// mdc
module mdc (clk, rst_n, start, A, B, out, done);
input clk, rst_n, start;
input [7:0] A, B;
output reg [7:0] out;
output reg done;
reg [1:0] state;
reg [7:0] A_aux, B_aux;
localparam IDLE = 2'b00;
localparam SUBTRACT = 2'b01;
localparam FINISHED = 2'b10;
always @(posedge clk or negedge rst_n) begin
    if (!rst_n) begin
        state <= IDLE;
        out <= 0;
        done <= 0;
    end else begin
        done <= 0;
        case (state)
            IDLE: begin
                state <= IDLE;
                if (start) begin
                    state <= SUBTRACT;
                    A_aux <= A;
                    B_aux <= B;
                end
            end
            SUBTRACT: begin
                state <= SUBTRACT;
                if (A_aux > B_aux)
                    A_aux <= A_aux - B_aux;
                else if (B_aux > A_aux)
                    B_aux <= B_aux - A_aux;
                else
                    state <= FINISHED;
            end
            FINISHED: begin
                state <= IDLE;
                done <= 1;
                out <= A_aux;
            end
            default: state <= IDLE;
        endcase
    end
end
endmodule
Size in the first run: about 28 I/O pins, about 2000 µm² of cells after synthesis.
clock: 2.22 ns
lec_check: 0
cap_margin: 20
core_margin: 2
core_utilization: 66
cts_buf_list: sky130_fd_sc_hd__clkbuf_16
cts_cluster_diameter: 364
cts_cluster_size: 34
max_routing_layer: met4
setup_slack_margin: -0.12
slew_margin: 20
run.sh (not shown) runs the stock make flow with config.mk's settings and CLKGATE_MAP_FILE=.
The baseline finished but failed the layout checks on setup timing.
Rerun with:
- CORE_UTILIZATION: 66 -> 40
- CTS_CLUSTER_DIAMETER: 364 -> default
- CTS_CLUSTER_SIZE: 34 -> default
- MAX_ROUTING_LAYER: met4 -> default
- SETUP_SLACK_MARGIN: -0.12 -> default
- clock period: 2.22 -> 2.85 ns (I/O delays scaled with it)
The new run finished with timing, DRC and antenna clean.
Critical path depth is unchanged.
Worst hold slack loses 0.012 ns.
Area after synthesis stays the same.
Non-clock buffer count came out lower by 19.
Design area is lower by 7.7%.
Wire length came out lower by 36%.
Worst setup slack gets better by 0.56 ns.
Cell count rises by 6.0%.

---

== the reference run ==
The RTL this note starts from:
==> flow/design.v <==
module mdc (clk, rst_n, start, A, B, out, done);
input clk, rst_n, start;
input [7:0] A, B;
output reg [7:0] out;
output reg done;
reg [1:0] state;
reg [7:0] A_aux, B_aux;
localparam IDLE = 2'b00;
localparam SUBTRACT = 2'b01;
localparam FINISHED = 2'b10;
always @(posedge clk or negedge rst_n) begin
    if (!rst_n) begin
        state <= IDLE;
        out <= 0;
        done <= 0;
    end else begin
        done <= 0;
        case (state)
            IDLE: begin
                state <= IDLE;
                if (start) begin
                    state <= SUBTRACT;
                    A_aux <= A;
                    B_aux <= B;
                end
            end
            SUBTRACT: begin
                state <= SUBTRACT;
                if (A_aux > B_aux)
                    A_aux <= A_aux - B_aux;
                else if (B_aux > A_aux)
                    B_aux <= B_aux - A_aux;
                else
                    state <= FINISHED;
            end
            FINISHED: begin
                state <= IDLE;
                done <= 1;
                out <= A_aux;
            end
            default: state <= IDLE;
        endcase
    end
end
endmodule
Settings: LEC_CHECK=0, CAP_MARGIN=40, CORE_ASPECT_RATIO=0.5, CORE_MARGIN=10, CORE_UTILIZATION=56, CTS_BUF_LIST=sky130_fd_sc_hd__clkbuf_16, CTS_CLUSTER_DIAMETER=214, CTS_CLUSTER_SIZE=89, GPL_TIMING_DRIVEN=1, HOLD_SLACK_MARGIN=0.27, PLACE_DENSITY=0.36, SETUP_SLACK_MARGIN=1.41, SLEW_MARGIN=20, TNS_END_PERCENT=5; clock period 4.87 ns.
The reference run ran to completion and came out clean on the timing, DRC and antenna checks.
The inputs of the trial run differ from those of the reference run as listed below.
==> flow/config.mk <==
export PLATFORM = sky130hd
export DESIGN_NAME = mdc
export DESIGN_NICKNAME = mdc
export VERILOG_FILES = /design/flow/design.v
export SDC_FILE = /design/flow/constraint.sdc
export NUM_CORES = 4
export LEC_CHECK = 0
export CAP_MARGIN = 40
export CORE_MARGIN = 2
export CORE_UTILIZATION = 72
export CTS_BUF_LIST = sky130_fd_sc_hd__clkbuf_16
export CTS_CLUSTER_SIZE = 89
export GPL_TIMING_DRIVEN = 1
export SETUP_SLACK_MARGIN = 1.05
export SLEW_MARGIN = 20
==> flow/constraint.sdc <==
create_clock -name core_clock -period 3.94 [get_ports {clk}]
set_input_delay 0.7880 -clock core_clock [delete_from_list [all_inputs] [get_ports {clk}]]
set_output_delay 0.7880 -clock core_clock [all_outputs]
set_load 0.01 [all_outputs]
Findings:
- The final wirelength of the trial run was inferior to that of the reference run.
- Diff the reference run..the trial run | number of instances in the synthesized netlist | unchanged
- Worst hold slack up 24 ps in the trial run wrt the reference run
- Diff the trial run..the reference run | synthesized area | unchanged
- NOTE overall power after layout the reference run->the trial run increased by more than a quarter
- Measured against the trial run, the chip height of the reference run comes out at 1.10 times the reference value.
- The sequential portion of the cell area in the trial run sits 0.21 points below the value recorded for the reference run.

---

Starts from the design.v that is shown in full above.
make LEC_CHECK=0 CAP_MARGIN=20 CORE_MARGIN=2 CORE_UTILIZATION=40 CTS_BUF_LIST=sky130_fd_sc_hd__clkbuf_16 GPL_ROUTABILITY_DRIVEN=0 PLACE_DENSITY_LB_ADDON=0.0 SLEW_MARGIN=20 finish   # period 4.0 ns
Rerun with:
- CORE_ASPECT_RATIO: default -> 0.5
- CORE_MARGIN: 2 -> 8
- GPL_ROUTABILITY_DRIVEN: 0 -> default
- PLACE_DENSITY_LB_ADDON: 0.0 -> default
Outcome:
- sequential cell count does not change
- worst hold slack is worse by 0.0059 ns
- non-clock buffer count stays the same
- sequential share of layout area rises by 0.24 points
- total power went down by 3.1%
- register-to-register slack improved by 0.098 ns
- sequential power goes down by about 1%
- wire length is lower by 3.2%
- final area drops by 0.73%
Rerun with:
- CELL_PAD_IN_SITES_DETAIL_PLACEMENT: default -> 1
- CELL_PAD_IN_SITES_GLOBAL_PLACEMENT: default -> 1
- CORE_ASPECT_RATIO: 0.5 -> default
- CORE_UTILIZATION: 40 -> 67
- CTS_CLUSTER_DIAMETER: default -> 356
- GPL_ROUTABILITY_DRIVEN: default -> 0
- MIN_ROUTING_LAYER: default -> met2
- PLACE_DENSITY_LB_ADDON: default -> 0.28
- SETUP_SLACK_MARGIN: default -> 0.2
What happened:
- With this change the flow did not get past global placement without I/O (3_1_place_gp_skip_io)
- die size shrinks by 35%
- synthesized cell count stays the same
- synthesized area does not change
Rerun with:
- CAP_MARGIN: 20 -> 15
- CELL_PAD_IN_SITES_DETAIL_PLACEMENT: 1 -> default
- CELL_PAD_IN_SITES_GLOBAL_PLACEMENT: 1 -> default
- CORE_MARGIN: 8 -> 10
- CORE_UTILIZATION: 67 -> 43
- CTS_CLUSTER_DIAMETER: 356 -> default
- HOLD_SLACK_MARGIN: default -> 0.23
- MIN_ROUTING_LAYER: met2 -> default
- PLACE_DENSITY_LB_ADDON: 0.28 -> 0.1
- SETUP_SLACK_MARGIN: 0.2 -> default
- SLEW_MARGIN: 20 -> 15
- TNS_END_PERCENT: default -> 40
After rerunning:
- The changed run passed the timing, DRC and antenna checks
- die size is higher by 56%
- synthesized cell count is unchanged
- synthesized area does not change
Rerun with:
- CAP_MARGIN: 15 -> 0
- CORE_MARGIN: 10 -> 2
- CORE_UTILIZATION: 43 -> 66
- GPL_ROUTABILITY_DRIVEN: 0 -> default
- HOLD_SLACK_MARGIN: 0.23 -> default
- PLACE_DENSITY_LB_ADDON: 0.1 -> default
- SLEW_MARGIN: 15 -> 20
- TNS_END_PERCENT: 40 -> default
- clock period: 4.0 -> 2.15 ns (I/O delays scaled with it)
Now the flow stopped in global routing (5_1_grt) on DPL-0038.
Die size drops by 55%.
Area after synthesis does not change.
Synthesized cell count is unchanged.
Rerun with:
- CAP_MARGIN: 0 -> 20
- CORE_UTILIZATION: 66 -> 31
- clock period: 2.15 -> 2.85 ns (I/O delays scaled with it)
After rerunning: The new run passed the timing, DRC and antenna checks. Synthesized area does not change. Die area grows by 100%. Synthesized cell count stays the same.

---

RTL: the design.v shown in full above, as it stands there.
export LEC_CHECK = 0
export CAP_MARGIN = 35
export CORE_ASPECT_RATIO = 0.5
export CORE_MARGIN = 2
export CORE_UTILIZATION = 72
export CTS_BUF_LIST = sky130_fd_sc_hd__clkbuf_16
export CTS_CLUSTER_DIAMETER = 396
export CTS_CLUSTER_SIZE = 10
export HOLD_SLACK_MARGIN = 0.29
export SETUP_SLACK_MARGIN = 1.18
export SLEW_MARGIN = 20
create_clock -name core_clock -period 4.03 [get_ports {clk}]
Edit:
- CAP_MARGIN: 35 -> 20
- CORE_UTILIZATION: 72 -> 69
- CTS_CLUSTER_DIAMETER: 396 -> default
- CTS_CLUSTER_SIZE: 10 -> default
- HOLD_SLACK_MARGIN: 0.29 -> default
- SETUP_SLACK_MARGIN: 1.18 -> default
- TNS_END_PERCENT: default -> 15
- clock period: 4.03 -> 4.0 ns (I/O delays scaled with it)
After rerunning: Setup slack degrades by 410 ps. Area after synthesis does not change. Power went up by 6.1%. Die area went up by 4.0%. Maximum frequency went down by 13%. Clock power went up by 31%. Routed wire length went up by 9.7%. Cell count stays the same. Design area went up by 0.96%. Via count went up by 0.61%.
Edit:
- CAP_MARGIN: 20 -> 15
- CORE_ASPECT_RATIO: 0.5 -> default
- CORE_MARGIN: 2 -> 10
- CORE_UTILIZATION: 69 -> 43
- HOLD_SLACK_MARGIN: default -> 0.23
- SLEW_MARGIN: 20 -> 15
- TNS_END_PERCENT: 15 -> default
Outcome: The changed run completed without violations; utilization decreases by 35 points; clock power decreases by a quarter to a third; cell area decreases slightly; worst hold slack stays flat; setup slack gains 290 ps; count of clock-buffer cells in the layout is unchanged; non-clock buffer count stays the same; sequential share of layout area increases by 0.11 points; via count decreases by roughly a tenth.
Edit:
- CORE_ASPECT_RATIO: default -> 0.9
- CORE_MARGIN: 10 -> 4
- CTS_CLUSTER_DIAMETER: default -> 304
- GPL_ROUTABILITY_DRIVEN: default -> 1
- GPL_TIMING_DRIVEN: default -> 0
- PLACE_DENSITY_LB_ADDON: default -> 0.02
- TNS_END_PERCENT: default -> 40
Outcome: Wire length is higher by a few percent. Power grows by a few percent. Sequential share of layout area goes down by 1.1 points. Area after synthesis stays the same. Combinational power goes up by roughly a tenth. Sequential power drops by a few percent. Final cell count rose by a few percent. Cell area is higher by a few percent. Critical path depth is lower by 2.
Edit:
- CORE_ASPECT_RATIO: 0.9 -> 0.59
- GPL_ROUTABILITY_DRIVEN: 1 -> 0
- PLACE_DENSITY_LB_ADDON: 0.02 -> 0.14
Result: Power shrinks slightly; wire length grows by a few percent; worst hold slack loses 11 ps; non-clock buffer count does not change; maximum frequency shrinks by a few percent; global-route usage grows by 1.4 points; first-iteration DRC count grows by about a fifth; count of clock-buffer cells in the layout does not change; sequential power shrinks slightly.

---

// mdc: RTL as listed in full above, without the edits since
Settings: LEC_CHECK=0, CAP_MARGIN=5, CORE_ASPECT_RATIO=0.5, CORE_MARGIN=10, CORE_UTILIZATION=56, CTS_BUF_LIST=sky130_fd_sc_hd__clkbuf_16, CTS_CLUSTER_DIAMETER=214, CTS_CLUSTER_SIZE=89, GPL_TIMING_DRIVEN=1, PLACE_DENSITY=0.86, SLEW_MARGIN=20, TNS_END_PERCENT=5; clock period 4.87 ns.
==> next run, changes <==
Settings changed: CAP_MARGIN 5 to 20, CORE_ASPECT_RATIO 0.5 to default, CORE_MARGIN 10 to 2, CORE_UTILIZATION 56 to 40, CTS_CLUSTER_DIAMETER 214 to default, CTS_CLUSTER_SIZE 89 to default, GPL_TIMING_DRIVEN 1 to default, PLACE_DENSITY 0.86 to default, TNS_END_PERCENT 5 to default.
Clock period 4.87 ns to 4.0 ns, I/O delays scaled along.
=> The new run went through all stages and came out clean. Core utilization fell by 19 points. Cell area is higher by 1.6%. Hold slack degrades by 0.0082 ns. Global-route usage grows by 2.5 points. Final cell count went up by 6.8%. Wire length drops by 6.4%. Die size decreases by 14%.
==> next run, changes <==
Settings changed: CORE_UTILIZATION 40 to 63.
Clock period 4.0 ns to 2.27 ns, I/O delays scaled along.
The new run went through all stages and came out clean; wire length grows by 21%; die size shrinks by 35%; core utilization grows by 36 points; design area grows by 9.2%; clock skew shrinks by 0.0043 ns; maximum frequency grows by 26%; total power grows by 100%; global-route usage grows by 15 points; synthesized area is unchanged; non-clock buffer count grows by 18.

---

alpha:
RTL: the design.v shown in full above, as it stands there.
export LEC_CHECK = 0
export CAP_MARGIN = 40
export CORE_ASPECT_RATIO = 1.52
export CORE_MARGIN = 2
export CORE_UTILIZATION = 56
export CTS_BUF_LIST = sky130_fd_sc_hd__clkbuf_16
export CTS_CLUSTER_DIAMETER = 214
export CTS_CLUSTER_SIZE = 89
export GPL_TIMING_DRIVEN = 1
export PLACE_DENSITY = 0.36
export SLEW_MARGIN = 20
export TNS_END_PERCENT = 5
create_clock -name core_clock -period 4.87 [get_ports {clk}]
alpha: all stages complete, timing, DRC and antenna checks passed
What beta does differently from alpha at the input level:
- ABC_AREA: unset -> 1
- PLACE_DENSITY: 0.36 -> unset
- SETUP_SLACK_MARGIN: unset -> -0.12
- CTS_CLUSTER_DIAMETER: 214 -> unset
- CORE_UTILIZATION: 56 -> 68
- CORE_ASPECT_RATIO: 1.52 -> unset
- HOLD_SLACK_MARGIN: unset -> 0.24
- TNS_END_PERCENT: 5 -> unset
- the clock period (ns, I/O delays scaled along): 4.87 -> 1.76
Findings:
beta failed in clock tree synthesis (4_1_cts) with DPL-0038. Summary of beta over alpha: area enclosed by the die boundary now smaller, area reported by Yosys stat now smaller, share of synthesized cell area in and, or, nand and nor gates now larger, number of distinct standard cells referenced by the synthesized netlist now smaller. Re synthesized area: alpha was higher than beta. Comparing beta against alpha, there is no change at all in number of flops mapped to enable cells by yosys. Taking alpha as the reference, in beta placed cell count increased 25%, worst setup slack before clock tree synthesis decreased 2.12 ns, total cells reported by yosys after synthesis increased about 20%, effective utilization at floorplan increased 12 points. The higher cell area after placement of beta and alpha is in beta.
Modified inputs, gamma compared to beta
- ABC_AREA removed (was 1)
- CAP_MARGIN changed from 40 to 0
- HOLD_SLACK_MARGIN removed (was 0.24)
- CTS_CLUSTER_SIZE removed (was 89)
- SETUP_SLACK_MARGIN removed (was -0.12)
- GPL_TIMING_DRIVEN removed (was 1)
- the clock period (ns, I/O delays scaled along) changed from 1.76 to 2.21
## What came out
Looking at area of the placeable core, gamma sits 71 um2 higher than beta does. None of the runs beta and gamma ends with a clean layout. gamma did not finish; a tool error ended it in global routing (5_1_grt). Side by side, instance count after placement with tap cells included turned out lower in gamma than in beta. Delta (gamma minus beta): complex-gate fraction of the synthesized area increased by 13 points relative to the old numbers, number of instances in the synthesized netlist decreased by 41 relative to the old numbers, area fraction in full adders, half adders and majority gates decreased by 0.59 points relative to the old numbers. Looking only at sequential area share after synthesis, and setting everything else aside, the lower value of beta and gamma goes to gamma. gamma against beta: placed wire-length estimate after detailed placement rose by about 10%; floorplan core density rose by 1.5 points; post-synth area from yosys stat rose by 4.8%; die area rose by 4.5%.
Relative to gamma, the following input files were edited for delta:
- a change of CAP_MARGIN from 0 to 20
- an added CTS_CLUSTER_SIZE of 23
- a change of the clock period (ns, I/O delays scaled along) from 2.21 to 2.16
--- outcome ---
Per the comparison of delta with gamma, half-perimeter wire length after placement up 2.4%, post-CTS resize count +2, placer congestion estimate essentially unchanged, number of instances in the placed design picked up an extra 2, area after detailed placement rose about 1.3%.
Taking gamma as the reference, in delta share of synthesized registers carrying an async set or reset level; pre-CTS setup slack moved up; flop and latch count out of synthesis level; area after synthesis level.
delta did not run to completion, as it errored out during global routing (5_1_grt).
What epsilon does differently from delta at the input level:
- putting HOLD_SLACK_MARGIN at 0.28 where nothing was set
- swapping 68 for 65 in CORE_UTILIZATION
- clearing CTS_CLUSTER_SIZE, which used to be 23
Findings:
epsilon: all stages done; final checks FAILED (negative setup slack).
Min number of rows created at floorplan across delta and epsilon: delta
From epsilon to delta, summed instance area of the synthesized netlist did not move at all.
Post-detailed-placement half-perimeter wirelength went down by a few percent going from delta to epsilon.
As far as number of buffers inserted during clock tree synthesis goes, delta and epsilon are indistinguishable; the numbers are identical.
Of delta and epsilon, delta shows the lower final weighted congestion in routability-driven placement, with epsilon above it.
Compared with delta, epsilon shows a chip footprint that is 140 um2 higher.
Power is estimated from default activity; no workload was simulated.
